// BallCompetition
module BallCompetition(
    input	wire clk,					 
    input   wire rstn,					 
    input	wire	[3:0]  sw_in,  	 
    input   wire  [2:0]  key_in,		 
    output	wire	[1:0]  reg_ab,  	 
    output  wire  [7:0]  led_time,	 
    output  [8:0]  seg_led_1,			 
	 output  [8:0]  seg_led_2			 
);
	localparam DelayTime = 250;   
   wire [2:0]	press_on;				 
	wire [3:0] seg_data_1;				 
	wire [3:0] seg_data_2;				 
    key_debounce	 
    #(.DELAY_TIME  (DelayTime))  
    key0
    (
		.clk(clk),		            
      .rstn(rstn),
      .key_in(key_in[0]),		
      .press_on(press_on[0])	       
    );
    key_debounce
    #(.DELAY_TIME  (DelayTime))  
    key1
    (
      .clk(clk),		           
      .rstn(rstn),
      .key_in(key_in[1]),		
      .press_on(press_on[1])	       
    );
    key_debounce
    #(.DELAY_TIME  (DelayTime))  
    key2
    (
      .clk(clk),		            
      .rstn(rstn),
      .key_in(key_in[2]),		
      .press_on(press_on[2])	      
    ); 
    Display u_Display(
      .clk(clk),  
      .rstn(rstn),
      .sw_in(sw_in),  
      .press_on(press_on),
      .reg_ab(reg_ab), 
      .led_time(led_time),
      .seg_data_1(seg_data_1),  
      .seg_data_2(seg_data_2)      
    );
    segment u_segment(
   .seg_data_1  (seg_data_1),	
	.seg_data_2  (seg_data_2),		
	.seg_led_1   (seg_led_1),		
	.seg_led_2	 (seg_led_2)
    );
endmodule
clock: 4.47 ns
lec_check: 0
abc_area: 1
cap_margin: 5
core_margin: 2
core_utilization: 72
cts_cluster_diameter: 197
cts_cluster_size: 44
place_density_lb_addon: 0.27
slew_margin: 20
run.sh (not shown) runs the stock make flow with config.mk's settings and CLKGATE_MAP_FILE=.
The first run ran to the end with violations: negative setup slack.
Rerun with:
Settings changed: ABC_AREA 1 to default, CAP_MARGIN 5 to 20, CORE_UTILIZATION 72 to 62, CTS_CLUSTER_DIAMETER 197 to default, CTS_CLUSTER_SIZE 44 to default, PLACE_DENSITY_LB_ADDON 0.27 to default.
Clock period 4.47 ns to 6.62 ns, I/O delays scaled along.
After rerunning: Now the flow ran to the end with no violations; count of clock-buffer cells in the layout fell by 2; via count fell by 16%; sequential share of layout area goes up by 3.3 points; total power is lower by 42%; synthesized cell count went down by 17%.
Rerun with:
Settings changed: CORE_UTILIZATION 62 to 72, CTS_CLUSTER_DIAMETER from default to 103, CTS_CLUSTER_SIZE from default to 36.
Clock period 6.62 ns to 6.7 ns, I/O delays scaled along.
Result: Routed wire length grows by 6.3%. Clock skew fell by 0.0052 ns. Global-route usage rises by 7.1 points. Clock-buffer cell count stays the same. Clock power stays flat. Setup slack gets better by 0.22 ns. Power is about the same. Hold slack is better by 0.011 ns. Sequential power barely changes.

## the previous run
BallCompetition again, from the RTL that the note above started with.
==> flow/config.mk <==
export PLATFORM = sky130hd
export DESIGN_NAME = BallCompetition
export DESIGN_NICKNAME = BallCompetition
export VERILOG_FILES = /design/flow/design.v
export SDC_FILE = /design/flow/constraint.sdc
export NUM_CORES = 4
export LEC_CHECK = 0
export ABC_AREA = 1
export CAP_MARGIN = 20
export CORE_MARGIN = 2
export CORE_UTILIZATION = 44
export CTS_CLUSTER_DIAMETER = 280
export CTS_CLUSTER_SIZE = 100
export GPL_ROUTABILITY_DRIVEN = 0
export PLACE_DENSITY_LB_ADDON = 0.3
export SLEW_MARGIN = 20
export TNS_END_PERCENT = 30
==> flow/constraint.sdc <==
create_clock -name core_clock -period 10.0 [get_ports {clk}]
set_input_delay 2.0000 -clock core_clock [delete_from_list [all_inputs] [get_ports {clk}]]
set_output_delay 2.0000 -clock core_clock [all_outputs]
set_load 0.01 [all_outputs]
--- input diff the previous run..the current run ---
Settings: TNS_END_PERCENT no longer set, was 30; CAP_MARGIN now 25, was 20; CELL_PAD_IN_SITES_GLOBAL_PLACEMENT now 3, previously not set; PLACE_DENSITY_LB_ADDON no longer set, was 0.3; CTS_CLUSTER_DIAMETER no longer set, was 280; CELL_PAD_IN_SITES_DETAIL_PLACEMENT now 1, previously not set; GPL_ROUTABILITY_DRIVEN no longer set, was 0; CORE_UTILIZATION now 24, was 44; CTS_CLUSTER_SIZE no longer set, was 100; ABC_AREA no longer set, was 1.
Results
- The higher global-route wire length before repair of the current run and the previous run is in the current run.
- Between the current run and the previous run, the slew at the pin with the worst max-slew slack is higher for the previous run.
- Taking the previous run as the reference, in the current run number of logic stages on the critical path including buffering decreased 15; clock skew down 5.8 ps.

Starting RTL as in the previous note.
## BallCompetition
module BallCompetition(
    input	wire clk,					 
    input   wire rstn,					 
    input	wire	[3:0]  sw_in,  	 
    input   wire  [2:0]  key_in,		 
    output	wire	[1:0]  reg_ab,  	 
    output  wire  [7:0]  led_time,	 
    output  [8:0]  seg_led_1,			 
	 output  [8:0]  seg_led_2			 
);
	localparam DelayTime = 250;   
   wire [2:0]	press_on;				 
	wire [3:0] seg_data_1;				 
	wire [3:0] seg_data_2;				 
    key_debounce	 
    #(.DELAY_TIME  (DelayTime))  
    key0
    (
		.clk(clk),		            
      .rstn(rstn),
      .key_in(key_in[0]),		
      .press_on(press_on[0])	       
    );
    key_debounce
    #(.DELAY_TIME  (DelayTime))  
    key1
    (
      .clk(clk),		           
      .rstn(rstn),
      .key_in(key_in[1]),		
      .press_on(press_on[1])	       
    );
    key_debounce
    #(.DELAY_TIME  (DelayTime))  
    key2
    (
      .clk(clk),		            
      .rstn(rstn),
      .key_in(key_in[2]),		
      .press_on(press_on[2])	      
    ); 
    Display u_Display(
      .clk(clk),  
      .rstn(rstn),
      .sw_in(sw_in),  
      .press_on(press_on),
      .reg_ab(reg_ab), 
      .led_time(led_time),
      .seg_data_1(seg_data_1),  
      .seg_data_2(seg_data_2)      
    );
    segment u_segment(
   .seg_data_1  (seg_data_1),	
	.seg_data_2  (seg_data_2),		
	.seg_led_1   (seg_led_1),		
	.seg_led_2	 (seg_led_2)
    );
endmodule
export LEC_CHECK = 0
export ABC_AREA = 1
export CAP_MARGIN = 20
export CORE_ASPECT_RATIO = 0.5
export CORE_MARGIN = 5
export CORE_UTILIZATION = 69
export CTS_CLUSTER_DIAMETER = 294
export CTS_CLUSTER_SIZE = 98
export MAX_ROUTING_LAYER = met5
export PLACE_DENSITY_LB_ADDON = 0.29
export SETUP_SLACK_MARGIN = -0.19
export SLEW_MARGIN = 20
export TNS_END_PERCENT = 30
create_clock -name core_clock -period 5.45 [get_ports {clk}]
Next try:
Settings changed: ABC_AREA 1 to default, CORE_ASPECT_RATIO 0.5 to default, CORE_MARGIN 5 to 2, CORE_UTILIZATION 69 to 27, CTS_CLUSTER_DIAMETER 294 to default, CTS_CLUSTER_SIZE 98 to default, MAX_ROUTING_LAYER met5 to default, PLACE_DENSITY_LB_ADDON 0.29 to default, SETUP_SLACK_MARGIN -0.19 to default, TNS_END_PERCENT 30 to default.
Clock period 5.45 ns to 7.86 ns, I/O delays scaled along.
Result: The changed run finished clean; final cell count decreases slightly; design area goes down slightly; routed wire length rose by a few percent; non-clock buffer count goes down by 30; die size came out higher by well over a third; synthesized area came out lower slightly.
Next try:
Settings changed: CORE_UTILIZATION 27 to 40.
Clock period 7.86 ns to 10.5 ns, I/O delays scaled along.
What happened:
- final area falls by 2.4%
- via count decreases by 0.73%
- total power drops by 25%
- routed wire length drops by 3.5%
- final cell count came out lower by 11%
- first-iteration DRC count went up by 15%
- die size came out lower by 32%
- worst hold slack got worse by 3.4 ps
- non-clock buffer count shrinks by 11
- clock skew came out lower by 5.6 ps
Next try:
Clock period 10.5 ns to 7.86 ns, I/O delays scaled along.
Outcome:
- critical path depth came out higher by 2
- flip-flop count is unchanged
- cell area stays flat
- clock-buffer cell count came out higher by 1
- die size is unchanged
- power came out higher by 30%
- setup slack is worse by 2000 ps

Setup of job 245:
BallCompetition again, from the RTL that the note above started with.
Settings: LEC_CHECK=0, ABC_AREA=1, CAP_MARGIN=20, CORE_ASPECT_RATIO=0.5, CORE_MARGIN=2, CORE_UTILIZATION=72, CTS_CLUSTER_DIAMETER=338, CTS_CLUSTER_SIZE=99, SETUP_SLACK_MARGIN=-0.35, SLEW_MARGIN=20; clock period 3.49 ns.
As the logs show, job 245 stopped at 5_1_grt after a tool error, so it never reached the end of the flow.
The following lists how job 465 was set up differently from job 245:
==> flow/config.mk <==
export PLATFORM = sky130hd
export DESIGN_NAME = BallCompetition
export DESIGN_NICKNAME = BallCompetition
export VERILOG_FILES = /design/flow/design.v
export SDC_FILE = /design/flow/constraint.sdc
export NUM_CORES = 4
export LEC_CHECK = 0
export CAP_MARGIN = 20
export CORE_MARGIN = 2
export CORE_UTILIZATION = 66
export SLEW_MARGIN = 20
==> flow/constraint.sdc <==
create_clock -name core_clock -period 6.7 [get_ports {clk}]
set_input_delay 1.3400 -clock core_clock [delete_from_list [all_inputs] [get_ports {clk}]]
set_output_delay 1.3400 -clock core_clock [all_outputs]
set_load 0.01 [all_outputs]
==> comparison <==
The flow did not stop early for job 465: all stages ran, and the layout cleared the timing, design-rule and antenna checks.
The higher gate count of the mapped netlist came out of job 245.
Of job 245 and job 465, the run reporting the lower area of the placeable core was job 245.
Job 465 gives more post-synthesis share of cell area spent on and-or and or-and gates than job 245 did.
Taking job 245 as the reference, in job 465 average size of a mapped cell now larger; die area now larger; count of unique library cells instantiated by Yosys grew by 65%.
Job 245 → job 465: number of standard-cell rows in the floorplan shows an increase of 15; buffer count from post-CTS setup fixing shows a reduction of 31.
Job 465 vs job 245: combined area of all synthesized cells down slightly
The inputs of job 7447 differ from those of job 465 as listed below.
-- flow/config.mk --
<<< job 465, line 9
export CORE_MARGIN = 2
export CORE_UTILIZATION = 66
export SLEW_MARGIN = 20
>>> job 7447, line 9
export CORE_MARGIN = 2
export CORE_UTILIZATION = 64
export CTS_CLUSTER_SIZE = 99
export SLEW_MARGIN = 20
==> flow/constraint.sdc <==
create_clock -name core_clock -period 5.49 [get_ports {clk}]
set_input_delay 1.0980 -clock core_clock [delete_from_list [all_inputs] [get_ports {clk}]]
set_output_delay 1.0980 -clock core_clock [all_outputs]
set_load 0.01 [all_outputs]
Notes after the runs:
- Job 7447 reached the end of the flow, and the finished layout is clean on the timing, design-rule and antenna checks.
- Job 465 has a higher hold slack than job 7447.
- Compared job 7447 vs job 465, and final-layout fill cell count is down in job 7447.
- Compared to job 465, job 7447 was floorplanned on a bigger die.
- Cell area: higher on job 7447
- Going from job 465 to job 7447, worst reg2reg path depth grows by 1.
- Comparing sequential power for job 7447 and job 465, the bigger number came from job 7447.
- Measured against job 465, the global-route wire length before repair of job 7447 comes out at 1.09 times the reference value.
Inputs modified between job 7447 and job 8736:
-- flow/config.mk --
<<< job 7447, line 7
export LEC_CHECK = 0
export CAP_MARGIN = 20
export CORE_MARGIN = 2
export CORE_UTILIZATION = 64
export CTS_CLUSTER_SIZE = 99
export SLEW_MARGIN = 20
>>> job 8736, line 7
export LEC_CHECK = 0
export ABC_AREA = 1
export CAP_MARGIN = 20
export CORE_MARGIN = 2
export CORE_UTILIZATION = 65
export PLACE_DENSITY_LB_ADDON = 0.04
export SLEW_MARGIN = 20
==> flow/constraint.sdc <==
create_clock -name core_clock -period 4.38 [get_ports {clk}]
set_input_delay 0.8760 -clock core_clock [delete_from_list [all_inputs] [get_ports {clk}]]
set_output_delay 0.8760 -clock core_clock [all_outputs]
set_load 0.01 [all_outputs]
Results
Of job 7447 and job 8736, just one finished clean: job 7447.
Max power across job 7447 and job 8736: job 8736
Clock network fraction of design power: lower on job 8736
Higher register share after synthesis among job 7447 and job 8736: job 7447
Detailed-placement wirelength estimate: job 8736 vs job 7447 down 12%
Comparing job 7447 and job 8736, share of the clock period used by the worst path after layout is lower on job 7447.
What job 7447 reported for number of multi-input combinational cells has to be multiplied by 1.11 to get the figure for job 8736.
In the flow results for job 7447 and job 8736, the pre-CTS setup slack is smaller on job 8736.
Of job 7447 and job 8736, the run reporting the lower fraction of area in registers was job 8736.
The global routing usage on met3 number comes out higher for job 7447 vs job 8736.
Against job 7447, sequential power in job 8736 rose by more than a quarter.
On total of endpoints with negative setup slack in the final report, the higher figure sits with job 8736, not job 7447.
Input-level comparison between job 4174 and job 8736:
-- flow/config.mk --
<<< job 8736, line 8
export ABC_AREA = 1
export CAP_MARGIN = 20
export CORE_MARGIN = 2
export CORE_UTILIZATION = 65
export PLACE_DENSITY_LB_ADDON = 0.04
export SLEW_MARGIN = 20
>>> job 4174, line 8
export ABC_AREA = 1
export CAP_MARGIN = 40
export CORE_MARGIN = 2
export CORE_UTILIZATION = 72
export SLEW_MARGIN = 20
==> flow/constraint.sdc <==
create_clock -name core_clock -period 4.42 [get_ports {clk}]
set_input_delay 0.8840 -clock core_clock [delete_from_list [all_inputs] [get_ports {clk}]]
set_output_delay 0.8840 -clock core_clock [all_outputs]
set_load 0.01 [all_outputs]
Notes after the runs:
On job 4174: global-route usage is 7.7 points higher than what job 8736 gave.
Between job 8736 and job 4174, the later-pin clock latency in the skew report does not differ in any meaningful way.
Against job 8736, job 4174 reports a global routing met2 resource utilization that is higher.
Measured against each other, job 4174 and job 8736 differ in post-layout instance area, the lower figure coming from job 4174.
Relative to job 8736, die extent in y decreased by 6.5 um in job 4174.
Job 8736 vs job 4174, capture point of the critical path: u_Display.seg_data_2_reg[3]$_DFFE_PN0P_ vs u_Display.seg_data_2_reg[2]$_DFFE_PN0P_
Job 4174 finished all stages; however, its layout fails the closing checks, the failures being setup timing.
Higher tally of filler cells in the layout was reported by job 8736, not job 4174.
Input changes introduced in job 2224 (baseline for comparison: job 4174):
-- flow/config.mk --
<<< job 4174, line 7
export LEC_CHECK = 0
export ABC_AREA = 1
export CAP_MARGIN = 40
export CORE_MARGIN = 2
export CORE_UTILIZATION = 72
export SLEW_MARGIN = 20
>>> job 2224, line 7
export LEC_CHECK = 0
export CAP_MARGIN = 20
export CORE_MARGIN = 2
export CORE_UTILIZATION = 40
export SLEW_MARGIN = 20
==> flow/constraint.sdc <==
create_clock -name core_clock -period 10.0 [get_ports {clk}]
set_input_delay 2.0000 -clock core_clock [delete_from_list [all_inputs] [get_ports {clk}]]
set_output_delay 2.0000 -clock core_clock [all_outputs]
set_load 0.01 [all_outputs]
--- outcome ---
Comparing job 2224 and job 4174, the higher unique cell type count in the Yosys netlist is on job 2224. Starting DRC count in detailed routing: lower on job 2224. The lower worst-case hold slack came out of job 4174. Job 2224 has completed all stages; timing, DRC and antenna checks passed. Re via count: job 4174 was higher than job 2224.
Power figures rest on the tool's default switching activity, not on a simulated workload.
